Setup of 07-08:
==> flow/design.v (excerpt) <==
module shuzizhong(
    input wire clk1,         
    input wire reset,        
    input wire ah1,          
    input wire am1,          
    input wire alarm1,       
    input wire en,           
    input wire naozhong,     
    output wire [0:6] shi,       
    output wire [0:6] ge,        
    output wire [0:6] min_shi,   
    output wire [0:6] min_ge,    
    output wire [0:6] sec_shi,   
    output wire [0:6] sec_ge,    
    output wire daodian,     
    output wire audio        
);
    wire tick;               
    wire [7:0] bb, miao1, fen1, shi1, nao_fen, nao_shi, set1;
    wire cout10, cout_miao, cout_fen, ring;
    wire [7:0] y_shi, y_fen, y_miao;
    wire [9:0] out, fen, miao;
    fp10 a(.clk_in(clk1), .reset(reset), .tick(tick));
    reg ah_s, ah, am_s, am, alarm_s, alarm;
    always @(posedge clk1 or posedge reset) begin
        if (reset) begin
            ah_s <= 1; ah <= 1;
            am_s <= 1; am <= 1;
  ...
For scale: roughly 2300 cells after synthesis, about 160 flip-flops, roughly 51 I/O pins.
export LEC_CHECK = 0
export ABC_AREA = 1
export CAP_MARGIN = 20
export CORE_MARGIN = 2
export CORE_UTILIZATION = 68
export CTS_CLUSTER_DIAMETER = 367
export CTS_CLUSTER_SIZE = 99
export SETUP_SLACK_MARGIN = 3.11
export SLEW_MARGIN = 20
create_clock -name core_clock -period 10.5 [get_ports {clk1}]
run.sh (not shown) runs the stock make flow with config.mk's settings and CLKGATE_MAP_FILE=.
Run status, 07-08: aborted in global routing, error GRT-0116
For 06-22, these inputs were changed with respect to 07-08:
- a deleted SETUP_SLACK_MARGIN that had been 3.11
- a deleted CTS_CLUSTER_SIZE that had been 99
- a change of the clock period (ns, I/O delays scaled along) from 10.5 to 12.7
## What came out
In 06-22 the half-perimeter wire length after placement turned out 9.8% lower than in 07-08.
Taking 07-08 as the reference, in 06-22 placement-stage cell area dropped 13%, post-cts sizing count dropped 428.
06-22 completed; timing, DRC and antenna clean

========
shuzizhong again, from the RTL that the note above started with.
clock: 11.2 ns
lec_check: 0
abc_area: 1
cap_margin: 20
core_margin: 2
core_utilization: 72
cts_cluster_size: 95
place_density: 0.4
slew_margin: 20
tns_end_percent: 10
The baseline ran to the end with violations: negative setup slack.
Rerun with:
Settings changed: ABC_AREA 1 to unset, CORE_UTILIZATION 72 to 24, CTS_CLUSTER_SIZE 95 to unset, PLACE_DENSITY 0.4 to unset, TNS_END_PERCENT 10 to unset.
Clock period 11.2 ns to 19.3 ns, I/O delays scaled along.
Now the flow produced a clean layout.
Routed wire length goes down by 27%.
Critical path depth falls by 10.
Global-route usage falls by 26 points.
Final cell count is lower by 1.7%.

========
shuzizhong again, from the RTL that the note above started with.
export LEC_CHECK = 0
export ABC_AREA = 1
export CAP_MARGIN = 20
export CORE_MARGIN = 2
export CORE_UTILIZATION = 68
export CTS_CLUSTER_DIAMETER = 201
export SLEW_MARGIN = 20
create_clock -name core_clock -period 13.2 [get_ports {clk1}]
Then changed:
Settings changed: CORE_UTILIZATION 68 to 69, CTS_CLUSTER_DIAMETER 201 to default.
Clock period 13.2 ns to 29.8 ns, I/O delays scaled along.
Outcome:
- via count decreases by 1.9%
- die size decreases by 1.4%
- wire length decreases by 3.5%
- count of clock-buffer cells in the layout decreases by 4
Then changed:
Settings changed: CORE_UTILIZATION 69 to 62, CTS_CLUSTER_SIZE from default to 95.
Clock period 29.8 ns to 11.2 ns, I/O delays scaled along.
The changed run finished with setup timing left.
Core utilization rises by 1.4 points.
Global-route usage falls by 1.1 points.
Worst setup slack gets worse by 11 ns.

========
shuzizhong again, from the RTL that the note above started with.
Settings: LEC_CHECK=0, ABC_AREA=1, CAP_MARGIN=20, CORE_MARGIN=2, CORE_UTILIZATION=72, CTS_CLUSTER_DIAMETER=392, CTS_CLUSTER_SIZE=95, PLACE_DENSITY=0.4, SETUP_SLACK_MARGIN=2.72, SLEW_MARGIN=20, TNS_END_PERCENT=10; clock period 11.2 ns.
The starting point finished with negative setup slack left.
Rerun with:
==> flow/config.mk (replaced) <==
export PLATFORM = sky130hd
export DESIGN_NAME = shuzizhong
export DESIGN_NICKNAME = shuzizhong
export VERILOG_FILES = /design/flow/design.v
export SDC_FILE = /design/flow/constraint.sdc
export NUM_CORES = 4
export LEC_CHECK = 0
export CAP_MARGIN = 20
export CORE_MARGIN = 2
export CORE_UTILIZATION = 65
export SLEW_MARGIN = 20
==> flow/constraint.sdc (replaced) <==
create_clock -name core_clock -period 17.0 [get_ports {clk1}]
set_input_delay 3.4000 -clock core_clock [delete_from_list [all_inputs] [get_ports {clk1}]]
set_output_delay 3.4000 -clock core_clock [all_outputs]
set_load 0.01 [all_outputs]
Effect:
- The changed run ran to the end with no violations
- flip-flop count stays the same
- routed wire length is lower by 46%
- non-clock buffer count falls by 122
- clock-buffer cell count is higher by 3
- worst hold slack degrades by 14 ps
- cell area came out lower by 17%
Rerun with:
--- a/flow/config.mk
+++ b/flow/config.mk
@@ -6,6 +6,9 @@
 export NUM_CORES = 4
 export LEC_CHECK = 0
+export ABC_AREA = 1
 export CAP_MARGIN = 20
 export CORE_MARGIN = 2
 export CORE_UTILIZATION = 65
+export CTS_CLUSTER_DIAMETER = 227
+export PLACE_DENSITY = 0.35
 export SLEW_MARGIN = 20
==> flow/constraint.sdc (replaced) <==
create_clock -name core_clock -period 12.3 [get_ports {clk1}]
set_input_delay 2.4600 -clock core_clock [delete_from_list [all_inputs] [get_ports {clk1}]]
set_output_delay 2.4600 -clock core_clock [all_outputs]
set_load 0.01 [all_outputs]
The new run completed with no timing, DRC or antenna violations.
Sequential share of layout area shrinks by 2.0 points.
Flip-flop count does not change.
Die area grows by about 3%.
Register-to-register slack gets worse by 650 ps.
Critical path depth grows by 10.
Cell area grows by 9.0%.
Fmax grows by about 34%.
Routed wire length grows by about 7%.
Via count grows by 10%.
Power grows by 100%.
Rerun with:
--- a/flow/config.mk
+++ b/flow/config.mk
@@ -6,9 +6,6 @@
 export NUM_CORES = 4
 export LEC_CHECK = 0
-export ABC_AREA = 1
 export CAP_MARGIN = 20
 export CORE_MARGIN = 2
-export CORE_UTILIZATION = 65
-export CTS_CLUSTER_DIAMETER = 227
-export PLACE_DENSITY = 0.35
+export CORE_UTILIZATION = 60
 export SLEW_MARGIN = 20
==> flow/constraint.sdc (replaced) <==
create_clock -name core_clock -period 13.2 [get_ports {clk1}]
set_input_delay 2.6400 -clock core_clock [delete_from_list [all_inputs] [get_ports {clk1}]]
set_output_delay 2.6400 -clock core_clock [all_outputs]
set_load 0.01 [all_outputs]
Now the flow completed and failed the layout checks on negative setup slack.
Non-clock buffer count increases by 166.
Core utilization rises by 0.76 points.
Worst hold slack improves by 22 ps.
Setup slack got worse by 1100 ps.
Clock-buffer cell count is unchanged.
Flip-flop count is unchanged.
Fmax goes down by about a fifth.

========
amber:
shuzizhong again, from the RTL that the note above started with.
// shuzizhong
module shuzizhong(
    input wire clk1,         
    input wire reset,        
    input wire ah1,          
    input wire am1,          
    input wire alarm1,       
    input wire en,           
    input wire naozhong,     
    output wire [0:6] shi,       
    output wire [0:6] ge,        
    output wire [0:6] min_shi,   
    output wire [0:6] min_ge,    
    output wire [0:6] sec_shi,   
    output wire [0:6] sec_ge,    
    output wire daodian,     
    output wire audio        
);
    wire tick;               
    wire [7:0] bb, miao1, fen1, shi1, nao_fen, nao_shi, set1;
    wire cout10, cout_miao, cout_fen, ring;
    wire [7:0] y_shi, y_fen, y_miao;
    wire [9:0] out, fen, miao;
    fp10 a(.clk_in(clk1), .reset(reset), .tick(tick));
    reg ah_s, ah, am_s, am, alarm_s, alarm;
    always @(posedge clk1 or posedge reset) begin
        if (reset) begin
            ah_s <= 1; ah <= 1;
            am_s <= 1; am <= 1;
            alarm_s <= 0; alarm <= 0;
        end else if (tick) begin
            ah_s <= ah1; ah <= ah_s;
            am_s <= am1; am <= am_s;
            alarm_s <= alarm1; alarm <= alarm_s;
        end
    end
    wire ah_fall = tick && ah && ~ah_s;
    wire am_fall = tick && am && ~am_s;
    wire alarm_rise = tick && ~alarm && alarm_s;
    miao10 inst16(.clk(clk1), .reset(reset), .tick(tick), .cout(cout10), .qout(bb));
    miao inst20(.qout(miao1), .reset(reset), .clk(clk1), .tick(tick), .cin(cout10),
                .secin1(bb), .cout(cout_miao));
    fen inst24(.qout(fen1), .am(am), .am_fall(am_fall), .reset(reset), .clk(clk1), .tick(tick),
               .cin(cout_miao), .cout(cout_fen), .nout(nao_fen), .secin(miao1), .secin1(bb),
               .naozhong(naozhong));
    shi inst19(.qout(shi1), .ah(ah), .ah_fall(ah_fall), .reset(reset), .clk(clk1), .tick(tick),
               .cin(cout_fen), .naozhong(naozhong), .nout(nao_shi));
  ...
Settings: LEC_CHECK=0, ABC_AREA=1, CAP_MARGIN=35, CORE_MARGIN=9, CORE_UTILIZATION=40, GPL_ROUTABILITY_DRIVEN=0, HOLD_SLACK_MARGIN=0.27, SETUP_SLACK_MARGIN=1.64, SLEW_MARGIN=5, TNS_END_PERCENT=40; clock period 25.0 ns.
amber has completed all stages; timing, DRC and antenna checks passed.
Modified inputs, zinc compared to amber
# amber
export LEC_CHECK = 0
export ABC_AREA = 1
export CAP_MARGIN = 35
export CORE_MARGIN = 9
export CORE_UTILIZATION = 40
export GPL_ROUTABILITY_DRIVEN = 0
export HOLD_SLACK_MARGIN = 0.27
export SETUP_SLACK_MARGIN = 1.64
export SLEW_MARGIN = 5
export TNS_END_PERCENT = 40
create_clock -name core_clock -period 25.0 [get_ports {clk1}]
# zinc
export LEC_CHECK = 0
export CAP_MARGIN = 20
export CORE_MARGIN = 2
export CORE_UTILIZATION = 61
export CTS_CLUSTER_DIAMETER = 378
export CTS_CLUSTER_SIZE = 100
export HOLD_SLACK_MARGIN = -0.08
export SETUP_SLACK_MARGIN = 5.0
export SLEW_MARGIN = 20
create_clock -name core_clock -period 25.0 [get_ports {clk1}]
- Comparing final cell count for amber and zinc, the smaller number came from zinc.
- Looking at area of the mapped netlist, zinc sits about 3% lower than amber does.
- Changes observed in zinc relative to amber: total internal power fell by about 27%; timing-limited maximum frequency moved down.
- Cmp amber and zinc / sequential portion of the cell area / higher: zinc
- zinc ends up with a data required time of the critical path that is 5280 ps higher than in amber.
## Diff of input files: willow against zinc
# zinc
export LEC_CHECK = 0
export CAP_MARGIN = 20
export CORE_MARGIN = 2
export CORE_UTILIZATION = 61
export CTS_CLUSTER_DIAMETER = 378
export CTS_CLUSTER_SIZE = 100
export HOLD_SLACK_MARGIN = -0.08
export SETUP_SLACK_MARGIN = 5.0
export SLEW_MARGIN = 20
create_clock -name core_clock -period 25.0 [get_ports {clk1}]
# willow
export LEC_CHECK = 0
export ABC_AREA = 1
export CAP_MARGIN = 20
export CORE_MARGIN = 2
export CORE_UTILIZATION = 25
export CTS_CLUSTER_DIAMETER = 389
export CTS_CLUSTER_SIZE = 100
export HOLD_SLACK_MARGIN = -0.08
export PLACE_DENSITY = 0.8
export SLEW_MARGIN = 20
create_clock -name core_clock -period 25.0 [get_ports {clk1}]
Min vertical die size across willow and zinc: zinc. Looking at willow and zinc, the clock-pin transition on the worst setup and hold timing paths is a wash. Taking zinc as the reference point, the proportion of power drawn by combinational gates of willow rises by 26 points. Compared with zinc, willow is the more power-hungry design. Compared with zinc, in willow logic depth of the worst path, buffers included lower; number of instances in the placed design higher.
No activity file was given, so power comes from the tool's default toggle rates.
